==> flow/design.v (excerpt) <==
module triangle(clk, reset, nt, xi, yi, busy, po, xo, yo);
input        clk, reset, nt;
input  [2:0] xi, yi;
output       busy, po;
output [2:0] xo, yo;
reg busy, po;
reg [4:0] state, next_state;  
reg [6:0] x_cor[0:2];         
reg [6:0] y_cor[0:2];         
reg [1:0] s0_count;           
reg s1_count;                 
reg s2_count;                 
reg s7_count;                 
reg [4:0] horiz;              
reg [3:0] out_count;          
reg signed [8:0] a[0:1];      
reg signed [8:0] b[0:1];      
reg signed [8:0] c[0:1];      
reg [3:0] ep, save_ep;        
reg signed [7:0] value;       
reg [1:0] o_idx;              
reg [2:0] xo, yo;             
reg loc;                      
reg [3:0] start;              
parameter s0=5'd0,s1=5'd1,s2=5'd2,s3=5'd3,s4=5'd4,s5=5'd5,s6=5'd6,s7=5'd7;
integer i,j;
always @(posedge clk or posedge reset)begin
    if(reset) state<=s0;
    else state<=next_state;
end
always @(*)begin
    case(state)
        s0:next_state=(s0_count==2'd3)?s1:s0;
        s1:next_state=(s1_count==1'b1)?s2:s1;
        s2:next_state=(out_count==y_cor[0]||out_count==y_cor[1]||out_count==y_cor[2])?s5:((s2_count==1'b1)?((value==8'd0)?s5:((value[7]==1'b0)?s3:s4)):s2);
        s3:next_state=(o_idx==2'd2)?s5:s2;
        s4:next_state=(o_idx==2'd1)?s5:s2;
  ...
Size: roughly 1,000 cells after synthesis, about 110 flip-flops, about 17 I/O pins.
Settings: LEC_CHECK=0, CAP_MARGIN=20, CELL_PAD_IN_SITES_DETAIL_PLACEMENT=2, CORE_MARGIN=2, CORE_UTILIZATION=65, PLACE_DENSITY_LB_ADDON=0.04, SETUP_SLACK_MARGIN=0.78, SLEW_MARGIN=20; clock period 5.14 ns.
run.sh (not shown) runs the stock make flow with config.mk's settings and CLKGATE_MAP_FILE=.
The first run did not get past detailed placement, error DPL-0033.
Then changed:
==> flow/config.mk (replaced) <==
export PLATFORM = sky130hd
export DESIGN_NAME = triangle
export DESIGN_NICKNAME = triangle
export VERILOG_FILES = /design/flow/design.v
export SDC_FILE = /design/flow/constraint.sdc
export NUM_CORES = 4
export LEC_CHECK = 0
export ABC_AREA = 1
export CAP_MARGIN = 20
export CORE_MARGIN = 2
export CORE_UTILIZATION = 72
export PLACE_DENSITY_LB_ADDON = 0.19
export SETUP_SLACK_MARGIN = -0.09
export SLEW_MARGIN = 20
==> flow/constraint.sdc (replaced) <==
create_clock -name core_clock -period 3.94 [get_ports {clk}]
set_input_delay 0.7880 -clock core_clock [delete_from_list [all_inputs] [get_ports {clk}]]
set_output_delay 0.7880 -clock core_clock [all_outputs]
set_load 0.01 [all_outputs]
Outcome:
- The new run completed, yet does not pass: setup timing
- die size came out lower by 5.1%
- synthesized area grows by 5.0%
- synthesized cell count rose by 30%
Then changed:
--- a/flow/config.mk
+++ b/flow/config.mk
@@ -7,3 +7,2 @@
 export LEC_CHECK = 0
-export ABC_AREA = 1
 export CAP_MARGIN = 20
@@ -11,4 +10,2 @@
 export CORE_UTILIZATION = 72
-export PLACE_DENSITY_LB_ADDON = 0.19
-export SETUP_SLACK_MARGIN = -0.09
 export SLEW_MARGIN = 20
==> flow/constraint.sdc (replaced) <==
create_clock -name core_clock -period 5.44 [get_ports {clk}]
set_input_delay 1.0880 -clock core_clock [delete_from_list [all_inputs] [get_ports {clk}]]
set_output_delay 1.0880 -clock core_clock [all_outputs]
set_load 0.01 [all_outputs]
With this change the flow went through all stages and came out clean.
Total power goes down by 7.9%.
Worst hold slack is worse by 0.015 ns.
Via count goes down by 22%.
Register-to-register slack is better by 1.1 ns.
Count of clock-buffer cells in the layout goes up by 1.
Sequential cell count does not change.
Non-clock buffer count goes down by 84.
Core utilization goes down by 5.4 points.
Then changed:
--- a/flow/config.mk
+++ b/flow/config.mk
@@ -9,3 +9,4 @@
 export CORE_MARGIN = 2
-export CORE_UTILIZATION = 72
+export CORE_UTILIZATION = 68
+export SETUP_SLACK_MARGIN = 0.96
 export SLEW_MARGIN = 20
==> flow/constraint.sdc (replaced) <==
create_clock -name core_clock -period 3.31 [get_ports {clk}]
set_input_delay 0.6620 -clock core_clock [delete_from_list [all_inputs] [get_ports {clk}]]
set_output_delay 0.6620 -clock core_clock [all_outputs]
set_load 0.01 [all_outputs]
- The changed run ran to the end with violations: setup timing
- sequential power rose by about 60%
- register-to-register slack got worse by 1.9 ns
- power rose by about 90%
- setup slack got worse by 1.9 ns
- design area rose by about 25%
Then changed:
--- a/flow/config.mk
+++ b/flow/config.mk
@@ -7,6 +7,7 @@
 export LEC_CHECK = 0
+export ABC_AREA = 1
 export CAP_MARGIN = 20
 export CORE_MARGIN = 2
-export CORE_UTILIZATION = 68
-export SETUP_SLACK_MARGIN = 0.96
+export CORE_UTILIZATION = 70
+export SETUP_SLACK_MARGIN = -0.16
 export SLEW_MARGIN = 20
==> flow/constraint.sdc (replaced) <==
create_clock -name core_clock -period 3.42 [get_ports {clk}]
set_input_delay 0.6840 -clock core_clock [delete_from_list [all_inputs] [get_ports {clk}]]
set_output_delay 0.6840 -clock core_clock [all_outputs]
set_load 0.01 [all_outputs]
Result:
- The changed run reached the layout checks and failed them: setup timing
- clock-buffer cell count stays the same
- setup slack gets better by 0.40 ns
- hold slack loses 0.029 ns
- global-route usage goes down by 3.0 points
- combinational power came out lower by 95%
- wire length is lower by 25%
- sequential power went down by about 6%
- utilization falls by 12 points
- cell area falls by 9.6%
- first-iteration DRC count came out lower by 33%
- synthesized cell count rose by 30%
Then changed:
--- a/flow/config.mk
+++ b/flow/config.mk
@@ -7,7 +7,5 @@
 export LEC_CHECK = 0
-export ABC_AREA = 1
 export CAP_MARGIN = 20
 export CORE_MARGIN = 2
-export CORE_UTILIZATION = 70
-export SETUP_SLACK_MARGIN = -0.16
+export CORE_UTILIZATION = 66
 export SLEW_MARGIN = 20
==> flow/constraint.sdc (replaced) <==
create_clock -name core_clock -period 4.74 [get_ports {clk}]
set_input_delay 0.9480 -clock core_clock [delete_from_list [all_inputs] [get_ports {clk}]]
set_output_delay 0.9480 -clock core_clock [all_outputs]
set_load 0.01 [all_outputs]
- The new run went through all stages and came out clean
- design area came out lower by 10%
- combinational power came out higher to 7.7 times its value
- register-to-register slack gains 1.2 ns
- worst setup slack gains 1.2 ns
- total power came out lower by 7.9%
- clock-buffer cell count stays the same
- sequential power came out lower by 25%

Setup of oak:
triangle again, from the RTL that the note above started with.
Settings: LEC_CHECK=0, CAP_MARGIN=10, CELL_PAD_IN_SITES_DETAIL_PLACEMENT=0, CELL_PAD_IN_SITES_GLOBAL_PLACEMENT=2, CORE_MARGIN=2, CORE_UTILIZATION=54, CTS_CLUSTER_SIZE=70, GPL_ROUTABILITY_DRIVEN=1, MIN_ROUTING_LAYER=met1, PLACE_DENSITY=0.67, SLEW_MARGIN=5, TNS_END_PERCENT=95; clock period 4.27 ns.
Although it ran to completion, oak produced a layout that fails the final checks because of setup timing.
Edits applied to the flow inputs when going from oak to pine:
==> flow/config.mk <==
export PLATFORM = sky130hd
export DESIGN_NAME = triangle
export DESIGN_NICKNAME = triangle
export VERILOG_FILES = /design/flow/design.v
export SDC_FILE = /design/flow/constraint.sdc
export NUM_CORES = 4
export LEC_CHECK = 0
export ABC_AREA = 0
export CAP_MARGIN = 20
export CORE_MARGIN = 2
export CORE_UTILIZATION = 55
export CTS_CLUSTER_DIAMETER = 293
export CTS_CLUSTER_SIZE = 98
export HOLD_SLACK_MARGIN = -0.05
export SLEW_MARGIN = 5
==> flow/constraint.sdc <==
create_clock -name core_clock -period 5.0 [get_ports {clk}]
set_input_delay 1.0000 -clock core_clock [delete_from_list [all_inputs] [get_ports {clk}]]
set_output_delay 1.0000 -clock core_clock [all_outputs]
set_load 0.01 [all_outputs]
[summary]
Both conditions hold for pine: the flow ran to the end and the final layout passed the timing, DRC and antenna checks. Looking at met3 wirelength from detailed routing, pine sits about 20% below oak. pine: shortest clock period the worst path allows after layout 0.29 ns above oak. Delta(maximum VDD drop, pine - oak) < 0. oak → pine: core utilization now smaller; final cycle utilization of the critical path now smaller; layout overhead on the synthesized area now smaller; area of placed instances now smaller; part of the power in combinational logic now smaller. Internal portion of total power, pine vs oak: down by more than 10%. Between pine and oak, it is pine whose post-route worst setup slack is higher, by 0.44 ns.
The following lists how birch was set up differently from pine:
==> flow/config.mk <==
export PLATFORM = sky130hd
export DESIGN_NAME = triangle
export DESIGN_NICKNAME = triangle
export VERILOG_FILES = /design/flow/design.v
export SDC_FILE = /design/flow/constraint.sdc
export NUM_CORES = 4
export LEC_CHECK = 0
export ABC_AREA = 1
export CAP_MARGIN = 20
export CORE_MARGIN = 2
export CORE_UTILIZATION = 19
export CTS_CLUSTER_DIAMETER = 293
export CTS_CLUSTER_SIZE = 100
export HOLD_SLACK_MARGIN = -0.05
export PLACE_DENSITY = 0.89
export SLEW_MARGIN = 5
==> comparison <==
Number of cells traversed by the worst register-to-register path ended up 6 higher on birch than on pine. Global-route usage (lower): birch. birch against pine: final area moved up; final cell count moved up; clock buffer count in the final layout moved down; total wire length after detailed routing moved up. Between pine and birch, die outline height increased. Per the comparison of birch with pine, worst hold slack barely changed; flop share of the area dropped 2.3 points; global-route wire length before repair climbed 9.2%. Final cycle utilization of the critical path in birch is 2.0 points above pine.
Here is what was changed in the inputs of maple compared with birch.
==> flow/config.mk <==
export PLATFORM = sky130hd
export DESIGN_NAME = triangle
export DESIGN_NICKNAME = triangle
export VERILOG_FILES = /design/flow/design.v
export SDC_FILE = /design/flow/constraint.sdc
export NUM_CORES = 4
export LEC_CHECK = 0
export CAP_MARGIN = 20
export CORE_MARGIN = 2
export CORE_UTILIZATION = 40
export SLEW_MARGIN = 20
==> flow/constraint.sdc <==
create_clock -name core_clock -period 4.12 [get_ports {clk}]
set_input_delay 0.8240 -clock core_clock [delete_from_list [all_inputs] [get_ports {clk}]]
set_output_delay 0.8240 -clock core_clock [all_outputs]
set_load 0.01 [all_outputs]
Results
- The layout from maple, despite a flow that completed every stage, fails the layout checks, with the failing checks listed as setup timing.
- Area of the core of maple falls short of that of birch by more than half.
- Yosys synthesis chip area: maple vs birch down about 5%
- Delta(sequential share of layout area, maple - birch) > 0
Input changes introduced in cedar (baseline for comparison: maple):
==> flow/constraint.sdc <==
create_clock -name core_clock -period 4.74 [get_ports {clk}]
set_input_delay 0.9480 -clock core_clock [delete_from_list [all_inputs] [get_ports {clk}]]
set_output_delay 0.9480 -clock core_clock [all_outputs]
set_load 0.01 [all_outputs]
--- outcome ---
cedar reached the final stage; the timing, DRC and antenna checks on its layout passed.
Across both runs, arrival time at the worst endpoint was higher for cedar than for maple.
Higher via count among maple and cedar: maple
Footprint of the flip-flops and latches across maple and cedar: no real change.
Re met1 wire length: maple was higher than cedar.
Changes observed in cedar relative to maple: number of optimization iterations in the first detailed-route pass down 1; cell count down 3.8%.

## job 101
The RTL this note starts from:
==> flow/design.v <==
`timescale 100ps/10ps
module triangle(clk, reset, nt, xi, yi, busy, po, xo, yo);
input        clk, reset, nt;
input  [2:0] xi, yi;
output       busy, po;
output [2:0] xo, yo;
reg busy, po;
reg [4:0] state, next_state;  
reg [6:0] x_cor[0:2];         
reg [6:0] y_cor[0:2];         
reg [1:0] s0_count;           
reg s1_count;                 
reg s2_count;                 
reg s7_count;                 
reg [4:0] horiz;              
reg [3:0] out_count;          
reg signed [8:0] a[0:1];      
reg signed [8:0] b[0:1];      
reg signed [8:0] c[0:1];      
reg [3:0] ep, save_ep;        
reg signed [7:0] value;       
reg [1:0] o_idx;              
reg [2:0] xo, yo;             
reg loc;                      
reg [3:0] start;              
parameter s0=5'd0,s1=5'd1,s2=5'd2,s3=5'd3,s4=5'd4,s5=5'd5,s6=5'd6,s7=5'd7;
integer i,j;
always @(posedge clk or posedge reset)begin
    if(reset) state<=s0;
    else state<=next_state;
end
always @(*)begin
    case(state)
        s0:next_state=(s0_count==2'd3)?s1:s0;
        s1:next_state=(s1_count==1'b1)?s2:s1;
        s2:next_state=(out_count==y_cor[0]||out_count==y_cor[1]||out_count==y_cor[2])?s5:((s2_count==1'b1)?((value==8'd0)?s5:((value[7]==1'b0)?s3:s4)):s2);
        s3:next_state=(o_idx==2'd2)?s5:s2;
        s4:next_state=(o_idx==2'd1)?s5:s2;
        s5:next_state=(out_count==y_cor[0]||out_count==y_cor[2])?s6:((loc==1'b0)?((out_count==y_cor[1])?((start==x_cor[1])?s6:s5):((start==ep)?s6:s5)):((start==x_cor[0])?s6:s5));
        s6:next_state=(out_count==y_cor[2])?s7:s2;
        s7:next_state=(s7_count==1'b1)?s0:s7;
        default:next_state=s0;
    endcase
end
always @(posedge clk or posedge reset)begin
    if(reset) busy<=1'b0;
    else begin
        if(state==s7&&s7_count==1'b1) busy<=1'b0;
        else if(state==s0&&s0_count==2'd0&&nt==1'b0) busy<=1'b0;
        else busy<=1'b1;
    end
end
always @(posedge clk or posedge reset)begin
    if(reset) s0_count<=2'd0;
    else begin
        if(state==s7) s0_count<=2'd0;
        else if(state==s0&&s0_count==2'd0&&nt==1'b0) s0_count<=2'd0;
        else s0_count<=s0_count+2'd1;
    end
end
always @(posedge clk or posedge reset)begin
    if(reset)begin
        s1_count<=1'b0;
    end
    else begin
        if(state==s1) s1_count<=1'b1;
        else s1_count<=1'b0;
    end
end
always @(posedge clk or posedge reset)begin
    if(reset)begin
        s2_count<=1'b0;
    end
    else begin
        if(state==s2) s2_count<=1'b1;
        else s2_count<=1'b0;
    end
end
always @(posedge clk or posedge reset)begin
    if(reset)begin
        s7_count<=1'b0;
    end
    else begin
        if(state==s7) s7_count<=1'b1;
        else s7_count<=1'b0;
    end
end
always @(posedge clk or posedge reset)begin
    if(reset)begin
        loc<=1'b0;
    end
    else begin
        if(state==s1)begin
            if(x_cor[1]>x_cor[0]) loc<=1'b0;
            else loc<=1'b1;
        end
    end
end
always @(posedge clk or posedge reset)begin
    if(reset)begin
        for(i=0;i<2;i=i+1)begin
            a[i]<=9'd0;
        end
    end
    else begin
        case(state)
            s1:begin
                if(loc==1'b0)begin
                    a[0]<=($signed(y_cor[1])-$signed(y_cor[0]));
                    a[1]<=($signed(y_cor[2])-$signed(y_cor[1]));
                end
                else begin
                    a[0]<=($signed(y_cor[1])-$signed(y_cor[0]));
                    a[1]<=(~($signed(y_cor[2])-$signed(y_cor[1])))+9'd1;
                end
            end
        endcase
    end
end
always @(posedge clk or posedge reset)begin
    if(reset)begin
        for(i=0;i<2;i=i+1)begin
            b[i]<=9'd0;
        end
    end
    else begin
        case(state)
            s1:begin
                if(loc==1'b0)begin
                    b[0]<=(~($signed(x_cor[1])-$signed(x_cor[0])))+9'd1;
                    b[1]<=(~($signed(x_cor[2])-$signed(x_cor[1])))+9'd1;
                end
                else begin
                    b[0]<=(~($signed(x_cor[1])-$signed(x_cor[0])))+9'd1;
                    b[1]<=($signed(x_cor[2])-$signed(x_cor[1]));
                end
            end
        endcase
    end
end
always @(posedge clk or posedge reset)begin
    if(reset)begin
        for(i=0;i<2;i=i+1)begin
            c[i]<=9'd0;
        end
    end
    else begin
        case(state)
            s1:begin
                if(loc==1'b0)begin
                    c[0]<=($signed(y_cor[0]*x_cor[1])-$signed(y_cor[1]*x_cor[0]));
                    c[1]<=($signed(y_cor[1]*x_cor[2])-$signed(y_cor[2]*x_cor[1]));
                end
                else begin
                    c[0]<=($signed(y_cor[0]*x_cor[1])-$signed(y_cor[1]*x_cor[0]));
                    c[1]<=(~($signed(y_cor[1]*x_cor[2])-$signed(y_cor[2]*x_cor[1])))+9'd1;
                end
            end
        endcase
    end
end
always @(posedge clk or posedge reset)begin
    if(reset)begin
        for(i=0;i<3;i=i+1)begin
            x_cor[i]<=7'd0;
        end
    end
    else begin
        case(state)
            s0:begin
                x_cor[s0_count]<=xi;
            end
        endcase
    end
end
always @(posedge clk or posedge reset)begin
    if(reset)begin
        for(i=0;i<3;i=i+1)begin
            y_cor[i]<=7'd0;
        end
    end
    else begin
        case(state)
            s0:begin
                y_cor[s0_count]<=yi;
            end
        endcase
    end
end
always @(posedge clk or posedge reset)begin
    if(reset) begin
        horiz<=5'd0;
    end
    else begin
        case(state)
            s1:begin
                horiz<=(x_cor[1]-x_cor[0]);
            end
        endcase
    end
end
always @(posedge clk or posedge reset)begin
    if(reset)begin
        out_count<=4'd0;
    end
    else begin
        case(state)
            s1:out_count<=y_cor[0];
            s6:out_count<=out_count+4'd1;
        endcase
    end
end
always @(posedge clk or posedge reset)begin
    if(reset)begin
        ep<=4'd0;
    end
    else begin
        if(loc==1'b0)begin
            if(state==s6) ep<=save_ep;
            else if(state==s3)begin
                if(out_count<y_cor[1])begin
                    if(o_idx==2'd2) ep<=ep;
                    else ep<=ep+4'd1;
                end
                else ep<=ep-4'd1;
            end
            else if(state==s4)begin
                if(out_count<y_cor[1]) ep<=ep-4'd1;
                else begin
                    if(o_idx==2'd1) ep<=ep;
                    else ep<=ep+4'd1;
                end
            end
            else ep<=ep;
        end
        else begin
            if(state==s6) ep<=save_ep;
            else if(state==s3)begin
                if(out_count<y_cor[1])begin
                    if(o_idx==2'd2) ep<=ep;
                    else ep<=ep-4'd1;
                end
                else ep<=ep+4'd1;
            end
            else if(state==s4)begin
                if(out_count<y_cor[1]) ep<=ep+4'd1;
                else begin
                    if(o_idx==2'd1) ep<=ep;
                    else ep<=ep-4'd1;
                end
            end
            else ep<=ep;
        end
    end
end
always @(posedge clk or posedge reset)begin
    if(reset)begin
        o_idx<=2'd0;
    end
    else begin
        if(state==s3) o_idx<=2'd1;
        else if(state==s4) o_idx<=2'd2;
        else if(state==s5) o_idx<=2'd0;
    end
end
always @(posedge clk or posedge reset)begin
    if(reset)begin
        save_ep<=4'd0;
    end
    else begin
        if(state==s1) save_ep<=(x_cor[0]+x_cor[1])>>1;
    end
end
always @(posedge clk or posedge reset)begin
    if(reset)begin
        value<=8'd0;
    end
    else begin
        if(state==s2) begin
            if(out_count==y_cor[0]||out_count==y_cor[1]||out_count==y_cor[2]) value<=8'd0;
            else if(out_count<y_cor[1]) begin
                value<=(a[0]*$signed(ep))+(b[0]*$signed(out_count))+c[0];
            end
            else begin
                value<=(a[1]*$signed(ep))+(b[1]*$signed(out_count))+c[1];
            end
        end
    end
end
always @(posedge clk or posedge reset)begin
    if(reset) po<=1'b0;
    else if(state==s5) po<=1'b1;
    else po<=1'b0;
end
always @(posedge clk)begin
    if(state==s5) start<=start+4'd1;
    else begin
        if(loc==1'b0) start<=x_cor[0];
        else begin
            if(out_count==y_cor[1]) start<=x_cor[1];
            else start<=ep;
        end
    end
end
always @(posedge clk or posedge reset)begin
    if(reset)begin
        xo<=3'd0;
    end
    else begin
        if(state==s5)begin
            if(out_count==y_cor[0]) xo<=x_cor[0];
            else if(out_count==y_cor[2]) xo<=x_cor[2];
            else xo<=start;
        end
    end
end
always @(posedge clk or posedge reset)begin
    if(reset)begin
        yo<=3'd0;
    end
    else begin
        if(state==s5)begin
            if(out_count==y_cor[0]) yo<=y_cor[0];
            else if(out_count==y_cor[2]) yo<=y_cor[2];
            else yo<=out_count;
        end
    end
end
endmodule
Settings: LEC_CHECK=0, ABC_AREA=1, CAP_MARGIN=15, CORE_ASPECT_RATIO=0.97, CORE_MARGIN=2, CORE_UTILIZATION=72, CTS_CLUSTER_DIAMETER=395, CTS_CLUSTER_SIZE=19, PLACE_DENSITY_LB_ADDON=0.15, SETUP_SLACK_MARGIN=0.61, SLEW_MARGIN=40; clock period 3.81 ns.
Although it ran to completion, job 101 produced a layout that fails the final checks because of setup timing.
Input-level comparison between job 102 and job 101:
Settings: PLACE_DENSITY now 0.38, previously not set; PLACE_DENSITY_LB_ADDON no longer set, was 0.15; SETUP_SLACK_MARGIN now -0.2, was 0.61; CAP_MARGIN now 0, was 15; CTS_CLUSTER_SIZE now 72, was 19; CORE_ASPECT_RATIO now 1.39, was 0.97.
Notes after the runs:
Completing all stages was not enough for job 102: its layout failed the final checks because of setup timing.
From job 101 to job 102 the numbers moved as follows: power consumed by the clock network lower, maximum fanout encountered on the critical timing path has decreased, final weighted congestion in routability-driven placement now sits lower, global-route track usage on met3 dropped 1.6 points.
There was hardly any difference in data required time at the worst endpoint between job 101 and job 102.
Diff job 102..job 101 | number of maximum-capacitance violations | negligible
For job 103, these inputs were changed with respect to job 102:
Settings: SLEW_MARGIN: 40 -> 20; SETUP_SLACK_MARGIN: -0.2 -> unset; CAP_MARGIN: 0 -> 20; CORE_UTILIZATION: 72 -> 40; CTS_CLUSTER_SIZE: 72 -> unset; CTS_CLUSTER_DIAMETER: 395 -> unset; PLACE_DENSITY: 0.38 -> unset; CORE_ASPECT_RATIO: 1.39 -> unset; ABC_AREA: 1 -> unset; the clock period (ns, I/O delays scaled along): 3.81 -> 5.0.
==> comparison <==
Final critical delay including setup and external delays deteriorates in job 103 relative to job 102.
Setup WNS job 102 -> job 103: better
Comparing job 103 and job 102, the higher post-placement worst setup slack is on job 103.
Net count of the finished layout in job 103 is 24% lower than in job 102
Max freq job 102 -> job 103: degraded
Comparing job 103 against job 102, there is no change at all in sequential cell count.
Job 103 finished end to end and its layout was clean on timing, DRC and antenna.
No activity file was given, so power comes from the tool's default toggle rates.
